==> flow/design.v <==
module matvecmult(
    CLK,
    RST,
    vector_x,
    vector_b,
    vector_y,
    Q,
    A,
    finish
);
input               CLK;
input               RST;
input       [127:0]	vector_x;
input       [127:0]	vector_b;
output  reg [127:0]	vector_y;
input       [127:0]	Q;
output  reg [3:0]   A;
output  reg         finish;
integer i;
integer j;
reg [7:0] vector_x_w[0:15],vector_x_r[0:15];
reg [7:0] vector_b_w[0:15],vector_b_r[0:15];
reg [7:0] vector_y_w[0:15],vector_y_r[0:15];
reg [7:0] part_matrix_a_w[0:15],part_matrix_a_r[0:15];
reg       finish_w,finish_r;
reg [3:0] counter_w,counter_r;
reg [7:0] temp;
always @(*) begin
    vector_x_w[0] = vector_x[7:0];
    vector_x_w[1] = vector_x[15:8];
    vector_x_w[2] = vector_x[23:16];
    vector_x_w[3] = vector_x[31:24];
    vector_x_w[4] = vector_x[39:32];
    vector_x_w[5] = vector_x[47:40];
    vector_x_w[6] = vector_x[55:48];
    vector_x_w[7] = vector_x[63:56];
    vector_x_w[8] = vector_x[71:64];
    vector_x_w[9] = vector_x[79:72];
    vector_x_w[10] = vector_x[87:80];
    vector_x_w[11] = vector_x[95:88];
    vector_x_w[12] = vector_x[103:96];
    vector_x_w[13] = vector_x[111:104];
    vector_x_w[14] = vector_x[119:112];
    vector_x_w[15] = vector_x[127:120];
    vector_b_w[0] = vector_b[7:0];
    vector_b_w[1] = vector_b[15:8];
    vector_b_w[2] = vector_b[23:16];
    vector_b_w[3] = vector_b[31:24];
    vector_b_w[4] = vector_b[39:32];
    vector_b_w[5] = vector_b[47:40];
    vector_b_w[6] = vector_b[55:48];
    vector_b_w[7] = vector_b[63:56];
    vector_b_w[8] = vector_b[71:64];
    vector_b_w[9] = vector_b[79:72];
    vector_b_w[10] = vector_b[87:80];
    vector_b_w[11] = vector_b[95:88];
    vector_b_w[12] = vector_b[103:96];
    vector_b_w[13] = vector_b[111:104];
    vector_b_w[14] = vector_b[119:112];
    vector_b_w[15] = vector_b[127:120];
    part_matrix_a_w[0] = Q[7:0];
    part_matrix_a_w[1] = Q[15:8];
    part_matrix_a_w[2] = Q[23:16];
    part_matrix_a_w[3] = Q[31:24];
    part_matrix_a_w[4] = Q[39:32];
    part_matrix_a_w[5] = Q[47:40];
    part_matrix_a_w[6] = Q[55:48];
    part_matrix_a_w[7] = Q[63:56];
    part_matrix_a_w[8] = Q[71:64];
    part_matrix_a_w[9] = Q[79:72];
    part_matrix_a_w[10] = Q[87:80];
    part_matrix_a_w[11] = Q[95:88];
    part_matrix_a_w[12] = Q[103:96];
    part_matrix_a_w[13] = Q[111:104];
    part_matrix_a_w[14] = Q[119:112];
    part_matrix_a_w[15] = Q[127:120];
    for(i=0;i<=15;i=i+1) begin
        vector_y_w[i] = vector_y_r[i];
    end
    temp =  2*part_matrix_a_w[15]*vector_x_w[0]+
            2*part_matrix_a_w[14]*vector_x_w[1]+
            2*part_matrix_a_w[13]*vector_x_w[2]+
            2*part_matrix_a_w[12]*vector_x_w[3]+
            2*part_matrix_a_w[11]*vector_x_w[4]+
            2*part_matrix_a_w[10]*vector_x_w[5]+
            2*part_matrix_a_w[9]*vector_x_w[6]+
            2*part_matrix_a_w[8]*vector_x_w[7]+
            2*part_matrix_a_w[7]*vector_x_w[8]+
            2*part_matrix_a_w[6]*vector_x_w[9]+
            2*part_matrix_a_w[5]*vector_x_w[10]+
            2*part_matrix_a_w[4]*vector_x_w[11]+
            2*part_matrix_a_w[3]*vector_x_w[12]+
            2*part_matrix_a_w[2]*vector_x_w[13]+
            2*part_matrix_a_w[1]*vector_x_w[14]+
            2*part_matrix_a_w[0]*vector_x_w[15];
    finish_w = 1'b0;
    counter_w = counter_r;
    if(RST)
        counter_w = 1'b0;
    else if(counter_r<4'b1111) begin
        i = counter_r;
        vector_y_w[i] = vector_y_r[i]+temp+vector_b_w[i];
        counter_w = counter_r+1'b1;
    end
    else begin
        finish_w = 1'b1;
        if(finish_r==1'b0)
            vector_y_w[15] = vector_y_r[15]+temp+vector_b_w[15];
        else
            vector_y_w[15] = vector_y_r[15];
    end
    finish = finish_r;
    A = counter_w;
    vector_y = {vector_y_r[15],vector_y_r[14],vector_y_r[13],vector_y_r[12],vector_y_r[11],vector_y_r[10],vector_y_r[9],vector_y_r[8],vector_y_r[7],vector_y_r[6],vector_y_r[5],vector_y_r[4],vector_y_r[3],vector_y_r[2],vector_y_r[1],vector_y_r[0]};
end
always @(posedge CLK or posedge RST) begin
    if (RST) begin
        counter_r <= 1'b0;
        finish_r <= 1'b0;
        for(i=0;i<=15;i=i+1) begin
            part_matrix_a_r[i]<=1'b0;
            vector_y_r[i]<=1'b0;
        end
    end
    else begin
        counter_r <= counter_w;
        finish_r <= finish_w;
        for(i=0;i<=15;i=i+1) begin
            part_matrix_a_r[i]<=part_matrix_a_w[i];
            vector_y_r[i]<=vector_y_w[i];
        end
    end
end
endmodule
Settings: LEC_CHECK=0, CAP_MARGIN=0, CORE_MARGIN=2, CORE_UTILIZATION=72, CTS_CLUSTER_DIAMETER=373, CTS_CLUSTER_SIZE=72, PLACE_DENSITY_LB_ADDON=0.11, SETUP_SLACK_MARGIN=0.93, SLEW_MARGIN=20; clock period 3.17 ns.
run.sh (not shown) runs the stock make flow with config.mk's settings and CLKGATE_MAP_FILE=.
The first run never finished: it broke off in global placement (3_3_place_gp).
Next try:
CAP_MARGIN = 20   (was 0)
CORE_UTILIZATION = 40   (was 72)
CTS_CLUSTER_DIAMETER = unset   (was 373)
CTS_CLUSTER_SIZE = unset   (was 72)
PLACE_DENSITY_LB_ADDON = unset   (was 0.11)
SETUP_SLACK_MARGIN = unset   (was 0.93)
clock period = 10.0 ns   (was 3.17 ns; I/O delays follow)
What happened: With this change the flow finished clean. Area after synthesis is unchanged. Die size went up by 78%. Synthesized cell count does not change.
Next try:
ABC_AREA = 1   (was unset)
CORE_UTILIZATION = 46   (was 40)
CTS_CLUSTER_DIAMETER = 227   (was unset)
CTS_CLUSTER_SIZE = 90   (was unset)
GPL_TIMING_DRIVEN = 0   (was unset)
PLACE_DENSITY = 0.37   (was unset)
TNS_END_PERCENT = 35   (was unset)
=>
- Now the flow completed, yet does not pass: negative setup slack
- sequential cell count stays the same
- area after synthesis grows by 9.7%

---

## v17
RTL: the design.v shown in full above, as it stands there.
Settings: LEC_CHECK=0, CAP_MARGIN=20, CORE_MARGIN=2, CORE_UTILIZATION=72, CTS_CLUSTER_DIAMETER=373, CTS_CLUSTER_SIZE=72, PLACE_DENSITY_LB_ADDON=0.11, SETUP_SLACK_MARGIN=0.93, SLEW_MARGIN=20; clock period 3.17 ns.
Run status, v17: aborted in global placement (3_3_place_gp), error FLW-0024
The following lists how v35 was set up differently from v17:
- PLACE_DENSITY_LB_ADDON removed (was 0.11)
- CORE_UTILIZATION changed from 72 to 52
- CTS_CLUSTER_DIAMETER removed (was 373)
- SETUP_SLACK_MARGIN removed (was 0.93)
- CTS_CLUSTER_SIZE removed (was 72)
- the clock period (ns, I/O delays scaled along) changed from 3.17 to 11.1
==> comparison <==
v17: FLW-0024 in global placement (3_3_place_gp) -> run aborted
v35 went all the way through synthesis, placement and routing and the layout is clean on timing, DRC and antenna.
Compared with v17, v35 degrades total die area.
From v17 to v35, area share of and/or/nand/nor cells after synthesis did not move at all.
Yosys stat chip area: v35 vs v17 — no meaningful difference
Delta (v35 minus v17): standard cell core area shows an increase of about 40%; site row count has increased; overall die width now sits higher; multiplexer share of the synthesized area stayed essentially flat.
Here is what was changed in the inputs of v4 compared with v35.
- CORE_UTILIZATION: 52 -> 57
- MAX_ROUTING_LAYER: unset -> met4
- TNS_END_PERCENT: unset -> 5
- CTS_CLUSTER_SIZE: unset -> 90
- the clock period (ns, I/O delays scaled along): 11.1 -> 5.49
==> results <==
Nothing crashed in v4 and all stages finished; the problem is that the final layout failed, the offending checks being max-capacitance violations, max-slew violations, negative setup slack.
On v4: area added between synthesis and finish is 20 points higher than what v35 gave.
Relative to v35, the count of routing violations after the opening detailed-route iteration measured on v4 has increased by more than 100%.
The number of clock buffers in the layout of v4 exceeds that of v35 by 1.
v4 vs. v35: critical path depth went down by about 6.5%.
On number of global-route vias before repair: v4 sits above v35.
[v4 vs v35] final standard cell area without fillers: higher in v4
Against v35, v4 reports a number of antenna diodes that is higher.
Taking v35 as the reference, in v4 wire length after detailed routing grew by 42%.
Setup changes, v4 to v38
- TNS_END_PERCENT removed (was 5)
- CORE_UTILIZATION changed from 57 to 72
- SETUP_SLACK_MARGIN newly set to 0.93
- CTS_CLUSTER_SIZE removed (was 90)
- MAX_ROUTING_LAYER removed (was met4)
- PLACE_DENSITY_LB_ADDON newly set to 0.11
- the clock period (ns, I/O delays scaled along) changed from 5.49 to 3.17
[summary]
- Between v38 and v4, the flop and latch count out of synthesis figures differ only marginally.
- Going from v4 to v38, die area shrank by more than 10%.
- Re number of flops mapped to enable cells by yosys: no difference whatsoever between v4 and v38.
- Summary: with v4 as the reference, die extent in y in v38 moved down by more than 10%.
- Comparing v4 against v38, there is no change at all in cell count in the Yosys report.
- Status: sequential fraction of the synthesis area parity (v4, v38)
- The runs compared here, v38 and v4, all ended either early or with open violations.
- Run status, v38: aborted in global placement (3_3_place_gp), error FLW-0024
- When v38 is set beside v4, its pre-placement core utilization turns out to be 16 points larger.
- v38 vs. v4: total core area went down by 22%.
- Compared v4 against v38; chip area from the yosys synthesis statistics within noise.
### v38 -> v23
- an added CTS_CLUSTER_DIAMETER of 255
- a deleted PLACE_DENSITY_LB_ADDON that had been 0.11
- an added CTS_CLUSTER_SIZE of 98
- a deleted SETUP_SLACK_MARGIN that had been 0.93
- a change of CORE_UTILIZATION from 72 to 51
- a change of the clock period (ns, I/O delays scaled along) from 3.17 to 6.73
Findings:
- The final report for v23 shows a completed flow and a layout that fails verification, specifically negative setup slack.
- Comparing v38 against v23, there is no change at all in share of synthesized cell area in and-or and or-and compound cells.
- v23 vs. v38: core utilization at floorplan has decreased; die area has increased.
Relative to v23, the following input files were edited for v44:
- clearing CTS_CLUSTER_DIAMETER, which used to be 255
- putting MAX_ROUTING_LAYER at met4 where nothing was set
- swapping 51 for 57 in CORE_UTILIZATION
- swapping 98 for 90 in CTS_CLUSTER_SIZE
- swapping 6.73 for 10.0 in the clock period (ns, I/O delays scaled along)
[summary]
STATUS run=v44 STAGES=ALL_DONE FINAL_CHECKS=FAILED CAUSE=negative setup slack
Taking v23 as the reference, in v44 number of rows in the core area went down 4.
